job 2012:
## ATM_TOP
module ATM_TOP #(parameter  P_WIDTH = 16,
                            B_WIDTH = 20, 
							C_WIDTH = 6)
( 
    input   wire                    clk,
    input   wire                    rst,
	input wire [C_WIDTH-1:0]         card_number,
	input wire                       card_in,
    input wire                      button_0,
    input wire                      button_1,
    input wire                      button_2,
    input wire                      button_3,
    input wire                      button_4,
    input wire                      button_5,
    input wire                      button_6,
    input wire                      button_7,
    input wire                      button_8,
    input wire                      button_9,
    input wire                      enter_button,
    input wire                      cancel_button,
    input wire                      withdraw_button,
    input wire                      deposit_button,
    input wire                      show_balance,
	input wire                      another_service,
    input wire                      English_button,
    input wire                      Arabic_button,
	input wire                      multiple_100_button,
    input wire                      multiple_1000_button,
    input wire     [B_WIDTH-1:0]     actual_deposit_value,
	input wire [31:0]                threshold,
	output wire	                         card_out,
	output wire  [B_WIDTH-1:0]     updated_balance,  
	output wire                    operation_done, 
	output wire                    error,
	output wire                    wrong_password
	);
wire  [B_WIDTH-1:0]         entry_value;
wire  [P_WIDTH-1:0]         password; 
wire  [B_WIDTH-1:0]         balance; 
wire                        pass_en; 
wire  [P_WIDTH-1:0]         in_password ;  
wire  [1:0]                 operation ;  
  ...
Settings: LEC_CHECK=0, ABC_AREA=0, CAP_MARGIN=20, CELL_PAD_IN_SITES_GLOBAL_PLACEMENT=0, CORE_MARGIN=10, CORE_UTILIZATION=63, CTS_CLUSTER_SIZE=54, PLACE_DENSITY=0.88, SLEW_MARGIN=15; clock period 5.14 ns.
run.sh (not shown) runs the stock make flow with config.mk's settings and CLKGATE_MAP_FILE=.
Job 2012 | stages: all done | timing, DRC, antenna: all pass
### job 2012 -> job 4977
==> flow/config.mk <==
export PLATFORM = sky130hd
export DESIGN_NAME = ATM_TOP
export DESIGN_NICKNAME = ATM_TOP
export VERILOG_FILES = /design/flow/design.v
export SDC_FILE = /design/flow/constraint.sdc
export NUM_CORES = 4
export LEC_CHECK = 0
export CAP_MARGIN = 20
export CORE_MARGIN = 2
export CORE_UTILIZATION = 40
export SLEW_MARGIN = 20
==> flow/constraint.sdc <==
create_clock -name core_clock -period 5.35 [get_ports {clk}]
set_input_delay 1.0700 -clock core_clock [delete_from_list [all_inputs] [get_ports {clk}]]
set_output_delay 1.0700 -clock core_clock [all_outputs]
set_load 0.01 [all_outputs]
==> results <==
Job 4977 — non-clock buffer count 2.1% lower, job 2012 as reference. A class of the tightest hold or removal check of in -> async is what job 2012 shows, while reg -> reg belongs to job 4977. Relative area of clock buffers and inverters in the final design in job 4977 is 0.63 points above job 2012. All of job 2012 and job 4977 finish clean. Job 4977: number of antenna violations at the first check in global routing is 1 higher than what job 2012 reported. Lower met2 track utilization from global routing among job 2012 and job 4977: job 4977. In job 4977, the first-pass GRT wire length came out 4.0% below the value in job 2012. A uppermost signal routing layer after detailed routing of met5 is what job 4977 shows, while met4 belongs to job 2012. The run with more routed wire is job 2012, not job 4977. Job 4977 against job 2012: horizontal die dimension grew by about 14%; number of global-route vias before repair now sits lower.
Relative to job 4977, the following input files were edited for job 2559:
diff --git a/flow/config.mk b/flow/config.mk
--- a/flow/config.mk
+++ b/flow/config.mk
@@ -10,0 +11 @@
+export SETUP_SLACK_MARGIN = 1.37
--- outcome ---
Comparing job 4977 with job 2559, the power per standard cell area came out essentially unchanged.
On post-layout total power, the lower figure sits with job 4977, not job 2559.
Diff job 4977 -> job 2559 | met2 routed wirelength | increase of about 1.8%
The higher core utilization of job 2559 and job 4977 is in job 2559.

== run 1 ==
Starting RTL as in the previous note.
Settings: LEC_CHECK=0, ABC_AREA=0, CAP_MARGIN=0, CORE_MARGIN=2, CORE_UTILIZATION=71, CTS_CLUSTER_DIAMETER=229, CTS_CLUSTER_SIZE=75, PLACE_DENSITY_LB_ADDON=0.01, SETUP_SLACK_MARGIN=0.91, SLEW_MARGIN=20; clock period 3.12 ns.
Seen in the log of run 1: GRT-0232 during 5_1_grt, after which the run never completed.
Inputs modified between run 1 and run 2:
- PLACE_DENSITY_LB_ADDON no longer set, was 0.01
- CORE_UTILIZATION now 70, was 71
- CAP_MARGIN now 20, was 0
- CTS_CLUSTER_DIAMETER now 196, was 229
- ABC_AREA now 1, was 0
- SETUP_SLACK_MARGIN no longer set, was 0.91
- CTS_CLUSTER_SIZE no longer set, was 75
- the clock period (ns, I/O delays scaled along) now 2.97, was 3.12
==> comparison <==
- Min area fraction in and, or, nand and nor cells across run 1 and run 2: run 1
- Post-detailed-placement cell area is lower on run 2
- Status run 2: flow complete, layout not clean - negative setup slack
- Of run 1 and run 2, the lower cell area after synthesis belongs to run 1.
- Placed wire-length estimate after detailed placement is lower on run 1
- Number of buffers inserted to repair setup after CTS in run 2 is 28 below run 1.
- Run 2 ended with more number of nets in the synthesized netlist than run 1.
Changes in run 3 relative to run 2:
- CTS_CLUSTER_DIAMETER now 375, was 196
- CORE_UTILIZATION now 72, was 70
- the clock period (ns, I/O delays scaled along) now 3.46, was 2.97
### Flow results
- The flow did not stop early for run 3: all stages ran, and the layout cleared the timing, DRC and antenna checks.
- As of run 3, overall die area had fallen by a few percent compared to run 2.
- In the tables for run 2 and run 3, total power reads higher with run 2.
- Part of the total power dissipated in combinational logic sits lower in run 3 than in run 2.
- Run 3 against run 2: total global-route track usage saw a decrease; smallest setup slack after layout higher.
- When run 3 is set beside run 2, its final HPWL from detailed placement turns out to be about 8% smaller.
- Compared with run 2, run 3 ends up with a smaller final cell area.
- When run 3 is measured against run 2, its share of the cycle needed by the critical path after routing turns out 23 points lower.
diff inputs: run 3 => run 4
- CTS_CLUSTER_SIZE: unset -> 100
- SETUP_SLACK_MARGIN: unset -> 0.55
- the clock period (ns, I/O delays scaled along): 3.46 -> 2.97
==> comparison <==
Run 4 did not finish; the tool stopped in 4_1_cts with error DPL-0033.
Compared with run 3, placement-stage cell area in run 4 increased by a few percent.
The higher number of placed instances with taps included came out of run 4.
From run 4 to run 3, effective utilization at floorplan did not move at all.
In run 4 relative to run 3, post-detailed-placement half-perimeter wirelength had gone up by a little under 10%.
Floorplan die width came out exactly the same in run 3 and run 4.
Relative to run 4, the following input files were edited for run 5:
- a deleted SETUP_SLACK_MARGIN that had been 0.55
- a deleted CTS_CLUSTER_SIZE that had been 100
- a deleted ABC_AREA that had been 1
- a deleted CTS_CLUSTER_DIAMETER that had been 375
- a change of CORE_UTILIZATION from 72 to 40
- a change of the clock period (ns, I/O delays scaled along) from 2.97 to 7.66
==> comparison <==
Run 5 reached the final stage; the timing, DRC and antenna checks on its layout passed.
Summary of the comparison: fraction of the core area occupied by cells at floorplan is lower in run 5, relative to run 4.
Comparing run 4 and run 5, final weighted congestion in routability-driven placement is higher on run 4.
Taking run 4 as 1.0, run 5 lands at 1.7 on die area.
Core footprint, run 4 and run 5: higher on run 5
Sort run 4 and run 5 by instance count of the mapped netlist asc -> top: run 5
### run 5 -> run 6
- CORE_UTILIZATION now 61, was 40
- SETUP_SLACK_MARGIN now 0.88, previously not set
- the clock period (ns, I/O delays scaled along) now 3.96, was 7.66
- Going from run 5 to run 6, the number of buffer and inverter instances along the worst setup path was found to have gone down by 3.
- Run 6: clock buffer instance count of the final layout is 1 higher than what run 5 reported.
- Of run 5 and run 6, the higher all-layer global routing usage belongs to run 6.
- From run 5 to run 6 the numbers moved as follows: summed area of non-filler cells in the final layout increased about 5%; hold slack shrank by 0.18 ns; post-placement cell area grew by about 1.3%.

ATM_TOP again, from the RTL that the note above started with.
Design ATM_TOP, start of the top module:
module ATM_TOP #(parameter  P_WIDTH = 16,
                            B_WIDTH = 20, 
							C_WIDTH = 6)
( 
    input   wire                    clk,
    input   wire                    rst,
	input wire [C_WIDTH-1:0]         card_number,
	input wire                       card_in,
    input wire                      button_0,
    input wire                      button_1,
    input wire                      button_2,
    input wire                      button_3,
    input wire                      button_4,
    input wire                      button_5,
    input wire                      button_6,
    input wire                      button_7,
    input wire                      button_8,
    input wire                      button_9,
    input wire                      enter_button,
    input wire                      cancel_button,
    input wire                      withdraw_button,
    input wire                      deposit_button,
    input wire                      show_balance,
	input wire                      another_service,
    input wire                      English_button,
    input wire                      Arabic_button,
	input wire                      multiple_100_button,
    input wire                      multiple_1000_button,
    input wire     [B_WIDTH-1:0]     actual_deposit_value,
	input wire [31:0]                threshold,
	output wire	                         card_out,
	output wire  [B_WIDTH-1:0]     updated_balance,  
	output wire                    operation_done, 
	output wire                    error,
	output wire                    wrong_password
	);
export LEC_CHECK = 0
export CAP_MARGIN = 20
export CELL_PAD_IN_SITES_DETAIL_PLACEMENT = 0
export CELL_PAD_IN_SITES_GLOBAL_PLACEMENT = 1
export CORE_MARGIN = 6
export CORE_UTILIZATION = 23
export CTS_CLUSTER_SIZE = 71
export GPL_ROUTABILITY_DRIVEN = 1
export GPL_TIMING_DRIVEN = 1
export HOLD_SLACK_MARGIN = 0.14
export MAX_ROUTING_LAYER = met5
export MIN_ROUTING_LAYER = met2
export PLACE_DENSITY_LB_ADDON = 0.13
export SETUP_SLACK_MARGIN = 1.33
export SLEW_MARGIN = 20
export TNS_END_PERCENT = 65
create_clock -name core_clock -period 9.34 [get_ports {clk}]
Next try:
==> flow/config.mk (replaced) <==
export PLATFORM = sky130hd
export DESIGN_NAME = ATM_TOP
export DESIGN_NICKNAME = ATM_TOP
export VERILOG_FILES = /design/flow/design.v
export SDC_FILE = /design/flow/constraint.sdc
export NUM_CORES = 4
export LEC_CHECK = 0
export CAP_MARGIN = 20
export CORE_MARGIN = 2
export CORE_UTILIZATION = 67
export SETUP_SLACK_MARGIN = 1.17
export SLEW_MARGIN = 20
==> flow/constraint.sdc (replaced) <==
create_clock -name core_clock -period 4.28 [get_ports {clk}]
set_input_delay 0.8560 -clock core_clock [delete_from_list [all_inputs] [get_ports {clk}]]
set_output_delay 0.8560 -clock core_clock [all_outputs]
set_load 0.01 [all_outputs]
Result: The changed run finished clean; wire length is lower by 23%; clock power is higher by 95%; count of clock-buffer cells in the layout is lower by 12.
Next try:
--- a/flow/config.mk
+++ b/flow/config.mk
@@ -8,5 +8,6 @@
 export CAP_MARGIN = 20
 export CORE_MARGIN = 2
-export CORE_UTILIZATION = 67
-export SETUP_SLACK_MARGIN = 1.17
+export CORE_UTILIZATION = 72
+export CTS_CLUSTER_SIZE = 88
+export PLACE_DENSITY = 0.4
 export SLEW_MARGIN = 20
==> flow/constraint.sdc (replaced) <==
create_clock -name core_clock -period 3.48 [get_ports {clk}]
set_input_delay 0.6960 -clock core_clock [delete_from_list [all_inputs] [get_ports {clk}]]
set_output_delay 0.6960 -clock core_clock [all_outputs]
set_load 0.01 [all_outputs]
With this change the flow ran to the end with violations: setup timing.
Cell count went up by 1.8%.
Synthesized cell count stays the same.
Synthesized area stays the same.
Wire length is higher by 12%.
Design area climbs by 0.51%.
Next try:
--- a/flow/config.mk
+++ b/flow/config.mk
@@ -6,8 +6,10 @@
 export NUM_CORES = 4
 export LEC_CHECK = 0
-export CAP_MARGIN = 20
+export ABC_AREA = 1
+export CAP_MARGIN = 0
 export CORE_MARGIN = 2
 export CORE_UTILIZATION = 72
-export CTS_CLUSTER_SIZE = 88
+export CTS_CLUSTER_DIAMETER = 355
+export CTS_CLUSTER_SIZE = 96
 export PLACE_DENSITY = 0.4
 export SLEW_MARGIN = 20
==> flow/constraint.sdc (replaced) <==
create_clock -name core_clock -period 2.14 [get_ports {clk}]
set_input_delay 0.4280 -clock core_clock [delete_from_list [all_inputs] [get_ports {clk}]]
set_output_delay 0.4280 -clock core_clock [all_outputs]
set_load 0.01 [all_outputs]
=> The changed run never finished: it broke off in 4_1_cts, error DPL-0033. Area after synthesis goes up by a few percent. Synthesized cell count goes up by well over a third. Die size goes up by a few percent.
Power is estimated from default activity; no workload was simulated.
